==> flow/design.v (excerpt) <==
module axi_timer_counter_top #(
  parameter AXI_ADDR_BW_p = 12     
) (
  input logic  clk,
  input logic  rst_n,
  input logic [AXI_ADDR_BW_p-1:0] i_axi_awaddr,
  input logic  i_axi_awvalid,
  input logic [31:0] i_axi_wdata,
  input logic i_axi_wvalid,
  input logic i_axi_bready,
  input logic [AXI_ADDR_BW_p-1:0] i_axi_araddr,
  input logic i_axi_arvalid,
  input logic i_axi_rready,
  output logic o_axi_awready,
  output logic o_axi_wready,
  output logic [1:0] o_axi_bresp,
  output logic o_axi_bvalid,
  output logic o_axi_arready,
  output logic [31:0] o_axi_rdata,
  output logic [1:0] o_axi_rresp,
  output logic o_axi_rvalid,
  output logic o_cnt0_done,
  output logic o_cnt1_done
);
Size in the first run: roughly 1600 cells after synthesis, roughly 290 flip-flops, roughly 110 I/O pins, roughly 15000 um2 of cells after synthesis.
export LEC_CHECK = 0
export CAP_MARGIN = 20
export CELL_PAD_IN_SITES_DETAIL_PLACEMENT = 2
export CELL_PAD_IN_SITES_GLOBAL_PLACEMENT = 3
export CORE_ASPECT_RATIO = 1.81
export CORE_MARGIN = 2
export CORE_UTILIZATION = 29
export CTS_CLUSTER_DIAMETER = 396
export GPL_ROUTABILITY_DRIVEN = 0
export HOLD_SLACK_MARGIN = -0.06
export MAX_ROUTING_LAYER = met5
export SLEW_MARGIN = 20
export TNS_END_PERCENT = 30
create_clock -name core_clock -period 2.75 [get_ports {clk}]
run.sh (not shown) runs the stock make flow with config.mk's settings and CLKGATE_MAP_FILE=.
The starting point finished but fails on negative setup slack.
Change:
CELL_PAD_IN_SITES_DETAIL_PLACEMENT = unset   (was 2)
CELL_PAD_IN_SITES_GLOBAL_PLACEMENT = unset   (was 3)
CORE_ASPECT_RATIO = unset   (was 1.81)
CORE_UTILIZATION = 8   (was 29)
CTS_CLUSTER_DIAMETER = unset   (was 396)
GPL_ROUTABILITY_DRIVEN = unset   (was 0)
HOLD_SLACK_MARGIN = unset   (was -0.06)
MAX_ROUTING_LAYER = unset   (was met5)
TNS_END_PERCENT = unset   (was 30)
clock period = 5.91 ns   (was 2.75 ns; I/O delays follow)
With this change the flow ran to the end with no violations; wire length goes down by about 18%; final cell count came out higher by about 56%; setup slack gains 2.0 ns.
Change:
CORE_UTILIZATION = 62   (was 8)
CTS_CLUSTER_SIZE = 100   (was unset)
clock period = 3.35 ns   (was 5.91 ns; I/O delays follow)
Result: Power increases by 78%; clock-buffer cell count increases by 8; cell count falls by 51%; worst hold slack hardly moves; area after synthesis does not change.
Change:
CORE_UTILIZATION = 71   (was 62)
CTS_CLUSTER_SIZE = 31   (was 100)
PLACE_DENSITY_LB_ADDON = 0.11   (was unset)
clock period = 2.95 ns   (was 3.35 ns; I/O delays follow)
After rerunning: The new run finished with negative setup slack left; via count came out higher by 25%; setup slack degrades by 0.75 ns; clock power came out higher by 23%; cell area came out higher by 9.8%; power came out higher by about 19%; cell count came out higher by 2.8%; synthesized cell count does not change.

---

Starting RTL as in the previous note.
Design axi_timer_counter_top, start of the top module:
module axi_timer_counter_top #(
  parameter AXI_ADDR_BW_p = 12     
) (
  input logic  clk,
  input logic  rst_n,
  input logic [AXI_ADDR_BW_p-1:0] i_axi_awaddr,
  input logic  i_axi_awvalid,
  input logic [31:0] i_axi_wdata,
  input logic i_axi_wvalid,
  input logic i_axi_bready,
  input logic [AXI_ADDR_BW_p-1:0] i_axi_araddr,
  input logic i_axi_arvalid,
  input logic i_axi_rready,
  output logic o_axi_awready,
  output logic o_axi_wready,
  output logic [1:0] o_axi_bresp,
  output logic o_axi_bvalid,
  output logic o_axi_arready,
  output logic [31:0] o_axi_rdata,
  output logic [1:0] o_axi_rresp,
  output logic o_axi_rvalid,
  output logic o_cnt0_done,
  output logic o_cnt1_done
);
Settings: LEC_CHECK=0, CAP_MARGIN=20, CORE_ASPECT_RATIO=0.5, CORE_MARGIN=2, CORE_UTILIZATION=72, CTS_CLUSTER_DIAMETER=372, CTS_CLUSTER_SIZE=100, PLACE_DENSITY=0.42, SETUP_SLACK_MARGIN=-0.24, SLEW_MARGIN=20; clock period 2.41 ns.
The first run aborted during global routing (GRT-0232).
Change:
CORE_ASPECT_RATIO = default   (was 0.5)
CORE_UTILIZATION = 30   (was 72)
CTS_CLUSTER_DIAMETER = default   (was 372)
CTS_CLUSTER_SIZE = default   (was 100)
PLACE_DENSITY = default   (was 0.42)
SETUP_SLACK_MARGIN = default   (was -0.24)
clock period = 4.34 ns   (was 2.41 ns; I/O delays follow)
What happened: The changed run went through all stages and came out clean. Area after synthesis stays the same. Synthesized cell count is unchanged. Die area is higher by well over a third.
Change:
CORE_UTILIZATION = 40   (was 30)
clock period = 5.0 ns   (was 4.34 ns; I/O delays follow)
Result: The changed run passed the timing, design-rule and antenna checks. Final area drops slightly. Global-route usage came out higher by 5.8 points. Synthesized cell count is unchanged. Final cell count falls by a few percent.

---

Starting RTL as in the previous note.
Settings: LEC_CHECK=0, ABC_AREA=0, CAP_MARGIN=20, CELL_PAD_IN_SITES_DETAIL_PLACEMENT=1, CELL_PAD_IN_SITES_GLOBAL_PLACEMENT=2, CORE_ASPECT_RATIO=0.51, CORE_MARGIN=9, CORE_UTILIZATION=19, CTS_CLUSTER_SIZE=46, GPL_ROUTABILITY_DRIVEN=1, MAX_ROUTING_LAYER=met4, PLACE_DENSITY_LB_ADDON=0.08, SETUP_SLACK_MARGIN=1.71, SLEW_MARGIN=5, TNS_END_PERCENT=10; clock period 5.8 ns.
Rerun with:
Settings changed: ABC_AREA 0 to unset, CELL_PAD_IN_SITES_DETAIL_PLACEMENT 1 to unset, CELL_PAD_IN_SITES_GLOBAL_PLACEMENT 2 to unset, CORE_ASPECT_RATIO 0.51 to unset, CORE_MARGIN 9 to 2, CORE_UTILIZATION 19 to 40, CTS_CLUSTER_SIZE 46 to unset, GPL_ROUTABILITY_DRIVEN 1 to unset, MAX_ROUTING_LAYER met4 to unset, PLACE_DENSITY_LB_ADDON 0.08 to unset, SETUP_SLACK_MARGIN 1.71 to unset, SLEW_MARGIN 5 to 20, TNS_END_PERCENT 10 to unset.
Clock period 5.8 ns to 4.34 ns, I/O delays scaled along.
=> The changed run ran to the end with no violations. Worst setup slack loses 1.3 ns. Final area fell by about 3%. Total power rose by about 33%. Routed wire length fell by 28%. Maximum frequency rose by 5.6%. Area after synthesis stays the same. Die size fell by about 57%. First-iteration DRC count rose by about 50%. Via count fell by 1.1%. Worst hold slack loses 0.0034 ns.
Rerun with:
Settings changed: CORE_UTILIZATION 40 to 70, CTS_CLUSTER_SIZE set to 31, SETUP_SLACK_MARGIN set to 0.88.
Clock period 4.34 ns to 3.1 ns, I/O delays scaled along.
Outcome: With this change the flow failed in 5_1_grt; die area falls by well over a third; synthesized area is unchanged; synthesized cell count does not change.

---

## willow
axi_timer_counter_top again, from the RTL that the note above started with.
clock: 2.32 ns
lec_check: 0
cap_margin: 20
core_aspect_ratio: 0.5
core_margin: 2
core_utilization: 72
cts_cluster_diameter: 296
cts_cluster_size: 96
place_density: 0.43
setup_slack_margin: 0.69
slew_margin: 20
tns_end_percent: 5
willow is listed as incomplete: the tool reported an error in 5_1_grt and the run ended there.
Input changes introduced in amber (baseline for comparison: willow):
# willow
export LEC_CHECK = 0
export CAP_MARGIN = 20
export CORE_ASPECT_RATIO = 0.5
export CORE_MARGIN = 2
export CORE_UTILIZATION = 72
export CTS_CLUSTER_DIAMETER = 296
export CTS_CLUSTER_SIZE = 96
export PLACE_DENSITY = 0.43
export SETUP_SLACK_MARGIN = 0.69
export SLEW_MARGIN = 20
export TNS_END_PERCENT = 5
create_clock -name core_clock -period 2.32 [get_ports {clk}]
# amber
export LEC_CHECK = 0
export CAP_MARGIN = 20
export CORE_MARGIN = 2
export CORE_UTILIZATION = 52
export SLEW_MARGIN = 20
create_clock -name core_clock -period 3.81 [get_ports {clk}]
Notes after the runs:
Setup slack after placement (lower): willow
Both conditions hold for amber: the flow ran to the end and the final layout passed the timing, design-rule and antenna checks.
Placed instance area on amber is down relative to willow.
Taking amber over willow, the number of placed instances with taps included ratio works out to 0.940.
Relative to amber, the following input files were edited for pepper:
# amber
export LEC_CHECK = 0
export CAP_MARGIN = 20
export CORE_MARGIN = 2
export CORE_UTILIZATION = 52
export SLEW_MARGIN = 20
create_clock -name core_clock -period 3.81 [get_ports {clk}]
# pepper
export LEC_CHECK = 0
export CAP_MARGIN = 20
export CORE_MARGIN = 2
export CORE_UTILIZATION = 66
export SLEW_MARGIN = 20
create_clock -name core_clock -period 2.49 [get_ports {clk}]
==> results <==
- amber | status: complete | timing, DRC, antenna: pass
- Tool error GRT-0232 stopped pepper during 5_1_grt; no final results.
- From pepper to amber, synthesized area divided by synthesized cell count did not move at all.
- Diff amber -> pepper: pre-CTS setup slack shows a reduction of 1.0 ns; chip height dropped about 11%; register bit total from synthesis held; H-tree depth reported by CTS now sits lower.
- pepper vs amber — total instance count after detailed placement climbed by a little under 10%
Input changes introduced in maple (baseline for comparison: pepper):
# pepper
export LEC_CHECK = 0
export CAP_MARGIN = 20
export CORE_MARGIN = 2
export CORE_UTILIZATION = 66
export SLEW_MARGIN = 20
create_clock -name core_clock -period 2.49 [get_ports {clk}]
# maple
export LEC_CHECK = 0
export CAP_MARGIN = 20
export CORE_ASPECT_RATIO = 1.49
export CORE_MARGIN = 2
export CORE_UTILIZATION = 70
export SLEW_MARGIN = 20
create_clock -name core_clock -period 5.0 [get_ports {clk}]
[summary]
Post-cts gate resize count: maple < pepper
Per the comparison of maple with pepper, width of the chip shows a reduction of about 20%, area reported by Yosys stat comparable.
maple has completed all stages; timing, DRC and antenna checks passed.
> inputs changed (maple -> zinc)
# maple
export LEC_CHECK = 0
export CAP_MARGIN = 20
export CORE_ASPECT_RATIO = 1.49
export CORE_MARGIN = 2
export CORE_UTILIZATION = 70
export SLEW_MARGIN = 20
create_clock -name core_clock -period 5.0 [get_ports {clk}]
# zinc
export LEC_CHECK = 0
export CAP_MARGIN = 30
export CELL_PAD_IN_SITES_DETAIL_PLACEMENT = 2
export CELL_PAD_IN_SITES_GLOBAL_PLACEMENT = 1
export CORE_ASPECT_RATIO = 1.49
export CORE_MARGIN = 4
export CORE_UTILIZATION = 70
export MAX_ROUTING_LAYER = met4
export SLEW_MARGIN = 25
create_clock -name core_clock -period 5.0 [get_ports {clk}]
==> comparison <==
- Status(zinc) = ERROR, stage = 3_1_place_gp_skip_io
- The number of instances in the synthesized netlist was comparable across maple and zinc.
- maple has a lower core utilization at floorplan than zinc.
- Width of the chip went up by a few percent going from maple to zinc.
- Comparing the two runs side by side, zinc comes out behind maple on die size.
diff inputs: zinc => xenon
# zinc
export LEC_CHECK = 0
export CAP_MARGIN = 30
export CELL_PAD_IN_SITES_DETAIL_PLACEMENT = 2
export CELL_PAD_IN_SITES_GLOBAL_PLACEMENT = 1
export CORE_ASPECT_RATIO = 1.49
export CORE_MARGIN = 4
export CORE_UTILIZATION = 70
export MAX_ROUTING_LAYER = met4
export SLEW_MARGIN = 25
create_clock -name core_clock -period 5.0 [get_ports {clk}]
# xenon
export LEC_CHECK = 0
export CAP_MARGIN = 20
export CELL_PAD_IN_SITES_DETAIL_PLACEMENT = 2
export CELL_PAD_IN_SITES_GLOBAL_PLACEMENT = 3
export CORE_MARGIN = 2
export CORE_UTILIZATION = 29
export MAX_ROUTING_LAYER = met4
export SLEW_MARGIN = 20
export TNS_END_PERCENT = 30
create_clock -name core_clock -period 5.0 [get_ports {clk}]
Notes after the runs:
- Of zinc and xenon, just one finished clean: xenon.
- What ended zinc was a tool error in 3_1_place_gp_skip_io; the run never finished.
- Delta (xenon minus zinc): die size now sits higher; mean cell area of the mapped netlist shows no meaningful change; width of the chip rose by 81%; floorplan row count higher; yosys stat chip area neither gained nor lost much.
- Die boundary height: higher on xenon

---

== run A ==
Starting RTL as in the previous note.
make LEC_CHECK=0 ABC_AREA=0 CAP_MARGIN=20 CELL_PAD_IN_SITES_DETAIL_PLACEMENT=0 CELL_PAD_IN_SITES_GLOBAL_PLACEMENT=0 CORE_MARGIN=2 CORE_UTILIZATION=72 CTS_CLUSTER_SIZE=54 GPL_ROUTABILITY_DRIVEN=0 HOLD_SLACK_MARGIN=0.3 MAX_ROUTING_LAYER=met5 PLACE_DENSITY_LB_ADDON=0.08 SLEW_MARGIN=25 TNS_END_PERCENT=85 finish   # period 3.0 ns
Nothing crashed in run A and all stages finished; the problem is that the final layout failed, the offending checks being negative setup slack.
Edits applied to the flow inputs when going from run A to run B:
-- flow/config.mk --
<<< run A, line 14
export CTS_CLUSTER_SIZE = 54
>>> run B, line 14
export CTS_CLUSTER_SIZE = 72
<<< run A, line 16
export HOLD_SLACK_MARGIN = 0.3
>>> run B, line 16
export HOLD_SLACK_MARGIN = -0.09
<<< run A, line 18
export PLACE_DENSITY_LB_ADDON = 0.08
>>> run B, line 18
export PLACE_DENSITY_LB_ADDON = 0.04
export SETUP_SLACK_MARGIN = 0.24
==> flow/constraint.sdc <==
create_clock -name core_clock -period 2.41 [get_ports {clk}]
set_input_delay 0.4820 -clock core_clock [delete_from_list [all_inputs] [get_ports {clk}]]
set_output_delay 0.4820 -clock core_clock [all_outputs]
set_load 0.01 [all_outputs]
Run B is listed as incomplete: the tool reported an error in clock tree synthesis and the run ended there. Post-synthesis instance total came out exactly the same in run A and run B. Run B: post-place instance area is about 9% higher than what run A reported. Delta (run B minus run A): starting density of the core stayed essentially flat; sequential fraction of the synthesis area stayed essentially flat; height of the die stayed essentially flat; count of buffers inserted at the top-level ports stayed essentially flat. Compared with run A, run B shows a total placed cells including tap cells that is 160 higher.
Relative to run B, the following input files were edited for run C:
-- flow/config.mk --
<<< run B, line 8
export ABC_AREA = 0
>>> run C, line 8
export ABC_AREA = 1
<<< run B, line 14
export CTS_CLUSTER_SIZE = 72
>>> run C, line 14
export CTS_CLUSTER_SIZE = 54
<<< run B, line 16
export HOLD_SLACK_MARGIN = -0.09
>>> run C, line 16
export HOLD_SLACK_MARGIN = 0.3
<<< run B, line 18
export PLACE_DENSITY_LB_ADDON = 0.04
export SETUP_SLACK_MARGIN = 0.24
export SLEW_MARGIN = 25
>>> run C, line 18
export PLACE_DENSITY_LB_ADDON = 0.08
export SLEW_MARGIN = 5
==> flow/constraint.sdc <==
create_clock -name core_clock -period 2.85 [get_ports {clk}]
set_input_delay 0.5700 -clock core_clock [delete_from_list [all_inputs] [get_ports {clk}]]
set_output_delay 0.5700 -clock core_clock [all_outputs]
set_load 0.01 [all_outputs]
Notes after the runs:
The post-synthesis cell area in run C was higher than what run B gave.
[run C vs run B] area share of fa/ha/maj cells after synthesis: lower in run C
Run C: full flow OK, the timing, design-rule and antenna checks passed
Complex-gate fraction of the synthesized area in run C is 7.9 points below run B.
Chip area estimate from yosys synthesis: run C vs run B up 0.0022 mm^2
Looking at run C and run B, the post-placement cell area is a wash.
Relative to run B, the synthesized area per cell measured on run C has decreased by more than a quarter.
Note that the placement row count recorded for run B amounts to 0.930 times the value seen in run C.

---

Starting RTL as in the previous note.
clock: 2.75 ns
lec_check: 0
cap_margin: 20
cell_pad_in_sites_detail_placement: 2
cell_pad_in_sites_global_placement: 3
core_margin: 2
core_utilization: 29
hold_slack_margin: -0.06
max_routing_layer: met5
slew_margin: 20
tns_end_percent: 30
The starting point produced a layout that fails on setup timing.
Rerun with:
- CELL_PAD_IN_SITES_GLOBAL_PLACEMENT: 3 -> 0
- CORE_ASPECT_RATIO: default -> 1.81
- CTS_CLUSTER_DIAMETER: default -> 396
- GPL_ROUTABILITY_DRIVEN: default -> 0
- MAX_ROUTING_LAYER: met5 -> met4
- PLACE_DENSITY_LB_ADDON: default -> 0.17
Result: The changed run completed, yet does not pass: setup timing; critical path depth goes down by 2; worst setup slack is worse by 39 ps; worst hold slack is worse by 32 ps; routed wire length goes down by about 6%.
Rerun with:
- CELL_PAD_IN_SITES_GLOBAL_PLACEMENT: 0 -> 3
- CORE_ASPECT_RATIO: 1.81 -> default
- CORE_UTILIZATION: 29 -> 42
- CTS_CLUSTER_DIAMETER: 396 -> default
- GPL_ROUTABILITY_DRIVEN: 0 -> default
- HOLD_SLACK_MARGIN: -0.06 -> default
- MAX_ROUTING_LAYER: met4 -> default
- PLACE_DENSITY_LB_ADDON: 0.17 -> default
- TNS_END_PERCENT: 30 -> default
- clock period: 2.75 -> 5.0 ns (I/O delays scaled with it)
=> This time the run ran to the end with no violations. Sequential power falls by well over a third. Clock-buffer cell count rises by 23. Maximum frequency falls by a quarter to a third. Cell count falls by about a fifth. Total power falls by well over a third. Routed wire length falls by a few percent. Register-to-register slack improves by 1300 ps. Clock power falls by well over a third.
Rerun with:
- CELL_PAD_IN_SITES_DETAIL_PLACEMENT: 2 -> default
- CELL_PAD_IN_SITES_GLOBAL_PLACEMENT: 3 -> default
- CORE_UTILIZATION: 42 -> 40
- clock period: 5.0 -> 3.51 ns (I/O delays scaled with it)
Effect: Worst hold slack loses 34 ps. Clock power came out higher by 38%. Non-clock buffer count grows by 28. Synthesized area is unchanged.
Rerun with:
- CORE_UTILIZATION: 40 -> 70
- PLACE_DENSITY: default -> 0.38
- clock period: 3.51 -> 3.34 ns (I/O delays scaled with it)
Outcome:
- The changed run completed without violations
- non-clock buffer count increases by 14
- die area decreases by well over a third
- cell area decreases slightly
- clock-buffer cell count increases by 1
- total power increases by a few percent
- synthesized area does not change
Power and IR drop assume default switching activity.
